## job 9895
## CED
module  CED(
  input  clk,
  input  rst,
  input  enable,
  output reg ird,
  input  [7:0] idata,	
  output reg [13:0] iaddr,
  output reg cwr_mag_0,
  output reg [12:0] cdata_mag_wr0,
  output reg crd_mag_0,
  input  [12:0] cdata_mag_rd0,
  output reg [13:0] caddr_mag_0,
  output reg cwr_ang_0,
  output reg [12:0] cdata_ang_wr0,
  output reg crd_ang_0,
  input  [12:0] cdata_ang_rd0,
  output reg [13:0] caddr_ang_0,
  output reg cwr1,
  output reg [12:0] cdata_wr1,
  output reg crd1,
  input  [12:0] cdata_rd1,
  output reg [13:0] caddr_1,
  output reg cwr2,
  output reg [12:0] cdata_wr2,
  output reg [13:0] caddr_2,
  output done
);
clock: 5.0 ns
lec_check: 0
cap_margin: 20
core_aspect_ratio: 1.74
core_margin: 2
core_utilization: 40
place_density_lb_addon: 0.1
slew_margin: 30
run.sh (not shown) runs the stock make flow with config.mk's settings and CLKGATE_MAP_FILE=.
#### Input delta (job 5095 over job 9895)
- SLEW_MARGIN now 20, was 30
- CORE_ASPECT_RATIO no longer set, was 1.74
- CORE_UTILIZATION now 72, was 40
- PLACE_DENSITY_LB_ADDON now 0.24, was 0.1
- ABC_AREA now 1, previously not set
- the clock period (ns, I/O delays scaled along) now 4.21, was 5.0
Results
Of the two values seen for critical path startpoint, mag1_0[4] was produced by job 5095 and mag1_0[1] by job 9895. Lower area fraction of clock buffers and clock inverters was reported by job 5095, not job 9895. Compare job 9895 and job 5095 | x dimension of the die higher: job 5095. The higher portion of total power attributed to the clock network of job 9895 and job 5095 is in job 9895. The run showing the smaller number of global-route vias before repair is job 9895. Every stage of the flow completed for job 5095, and the final layout passed the timing, design-rule and antenna checks. A last element of the critical path of cdata_wr1[11] is what job 5095 shows, while cdata_wr1[3] belongs to job 9895.
The inputs of job 3560 differ from those of job 5095 as listed below.
- CORE_UTILIZATION: 72 -> 66
- ABC_AREA: 1 -> unset
- PLACE_DENSITY_LB_ADDON: 0.24 -> unset
- the clock period (ns, I/O delays scaled along): 4.21 -> 4.14
Notes after the runs:
- | job 3560 | all stages done | FAIL | setup timing |
- The share of the cycle needed by the critical path after routing number comes out lower for job 5095 vs job 3560.
- Taking job 5095 as the reference, in job 3560 power density over the cells picked up an extra about 6%; gate count of the mapped netlist lost 643.
What job 7878 does differently from job 3560 at the input level:
- CORE_UTILIZATION: 66 -> 72
- PLACE_DENSITY: unset -> 0.65
- TNS_END_PERCENT: unset -> 75
- Diff job 3560 -> job 7878 | final tally of setup violations | increase of 28
- Fraction of power consumed by the clock network (higher): job 7878
- Re maximum frequency: job 7878 is 11% down on job 3560.
- The final reports for job 7878 and job 3560 show post-CTS setup repair buffer count lower in the former.
- Job 3560 → job 7878: data arrival time of the critical path rose by 0.47 ns, setup slack of the critical path after layout fell by 0.52 ns, final core utilization rose by 7.9 points, cell depth of the worst setup path rose by 1.
- Of job 7878 and job 3560, not a single run came through the flow clean.
- Job 3560 finished all stages; layout check result: FAIL, due to setup timing.

== v21 ==
Starting RTL as in the previous note.
==> flow/design.v (excerpt) <==
module  CED(
  input  clk,
  input  rst,
  input  enable,
  output reg ird,
  input  [7:0] idata,	
  output reg [13:0] iaddr,
  output reg cwr_mag_0,
  output reg [12:0] cdata_mag_wr0,
  output reg crd_mag_0,
  input  [12:0] cdata_mag_rd0,
  output reg [13:0] caddr_mag_0,
  output reg cwr_ang_0,
  output reg [12:0] cdata_ang_wr0,
  output reg crd_ang_0,
  input  [12:0] cdata_ang_rd0,
  output reg [13:0] caddr_ang_0,
  output reg cwr1,
  output reg [12:0] cdata_wr1,
  output reg crd1,
  input  [12:0] cdata_rd1,
  output reg [13:0] caddr_1,
  output reg cwr2,
  output reg [12:0] cdata_wr2,
  output reg [13:0] caddr_2,
  output done
);
Settings: LEC_CHECK=0, ABC_AREA=1, CAP_MARGIN=0, CORE_ASPECT_RATIO=1.74, CORE_MARGIN=2, CORE_UTILIZATION=40, CTS_CLUSTER_SIZE=51, GPL_ROUTABILITY_DRIVEN=0, MAX_ROUTING_LAYER=met4, PLACE_DENSITY_LB_ADDON=0.1, SETUP_SLACK_MARGIN=0.66, SLEW_MARGIN=30; clock period 5.0 ns.
Having completed the whole flow, v21 delivered a layout that passed the timing, design-rule and antenna checks.
The inputs of v33 differ from those of v21 as listed below.
# v21
export LEC_CHECK = 0
export ABC_AREA = 1
export CAP_MARGIN = 0
export CORE_ASPECT_RATIO = 1.74
export CORE_MARGIN = 2
export CORE_UTILIZATION = 40
export CTS_CLUSTER_SIZE = 51
export GPL_ROUTABILITY_DRIVEN = 0
export MAX_ROUTING_LAYER = met4
export PLACE_DENSITY_LB_ADDON = 0.1
export SETUP_SLACK_MARGIN = 0.66
export SLEW_MARGIN = 30
create_clock -name core_clock -period 5.0 [get_ports {clk}]
# v33
export LEC_CHECK = 0
export CAP_MARGIN = 20
export CORE_MARGIN = 2
export CORE_UTILIZATION = 66
export SLEW_MARGIN = 20
create_clock -name core_clock -period 4.1 [get_ports {clk}]
Notes after the runs:
Status v33: flow complete, layout not clean - setup timing
v33 ends up with a growth of design area from synthesis to finish that is 6.5 points higher than in v21.
Against v21, power consumption in v33 rose by more than a quarter.
Cell count listed in synth_stat.txt: v33 < v21
Area of the core delta (v33 − v21): favourable
The run showing the greater total routing usage reported by global routing is v33.
Mean instance size in the synthesized netlist for v33: 21% up relative to v21
Against v21, worst setup slack after layout in v33 came out worse.
Compare v21 and v33 | required time reported for the critical path endpoint lower: v33
The post-route clock period utilization of v33 exceeds that of v21 by 28 points.
Any difference in final non-filler cell area between v33 and v21 is small enough to ignore.
What v56 does differently from v33 at the input level:
# v33
export LEC_CHECK = 0
export CAP_MARGIN = 20
export CORE_MARGIN = 2
export CORE_UTILIZATION = 66
export SLEW_MARGIN = 20
create_clock -name core_clock -period 4.1 [get_ports {clk}]
# v56
export LEC_CHECK = 0
export CAP_MARGIN = 20
export CORE_MARGIN = 2
export CORE_UTILIZATION = 40
export SLEW_MARGIN = 20
create_clock -name core_clock -period 4.76 [get_ports {clk}]
Results
- Compare v33 and v56 | total placed cells including tap cells lower: v33
- Summary of the comparison: detail-routed via count per cell is lower in v56, relative to v33.
- Diff v33 and v56: met2 usage higher in v33
- v56 vs v33: post-route fraction of the period consumed by the critical path down in v56
- v56 vs. v33: portion of total power attributed to the clock network saw a decrease, delay of the slowest critical-path stage neither gained nor lost much, final-layout worst hold slack shows an increase of 15 ps, total stage count of the critical path ~0 delta, count of inserted antenna diode cells barely changed.
- v56 ran to completion and came out clean on the timing, design-rule and antenna checks.
Changes in v12 relative to v56:
# v56
export LEC_CHECK = 0
export CAP_MARGIN = 20
export CORE_MARGIN = 2
export CORE_UTILIZATION = 40
export SLEW_MARGIN = 20
create_clock -name core_clock -period 4.76 [get_ports {clk}]
# v12
export LEC_CHECK = 0
export CAP_MARGIN = 20
export CORE_MARGIN = 2
export CORE_UTILIZATION = 72
export PLACE_DENSITY = 0.65
export SLEW_MARGIN = 20
export TNS_END_PERCENT = 80
create_clock -name core_clock -period 4.1 [get_ports {clk}]
## What came out
Worst hold slack: higher on v12. Sort v12 and v56 by half-perimeter wire length after placement, ascending, and v56 comes first. Comparing v12 and v56, the lower design area was measured on v56. The flow completed for v12, but it is not clean: the layout still shows setup timing. Sort v12 and v56 by sequential share of cell area desc -> top: v56. v12 ends up with higher combinational cell fraction of total power than v56 does. Measured against v56, the met3 layer wire length in the routed design of v12 comes out at 3.6 times the reference value. Cmp v12 vs v56: global-route usage higher in v12.
No activity file was given, so power comes from the tool's default toggle rates.
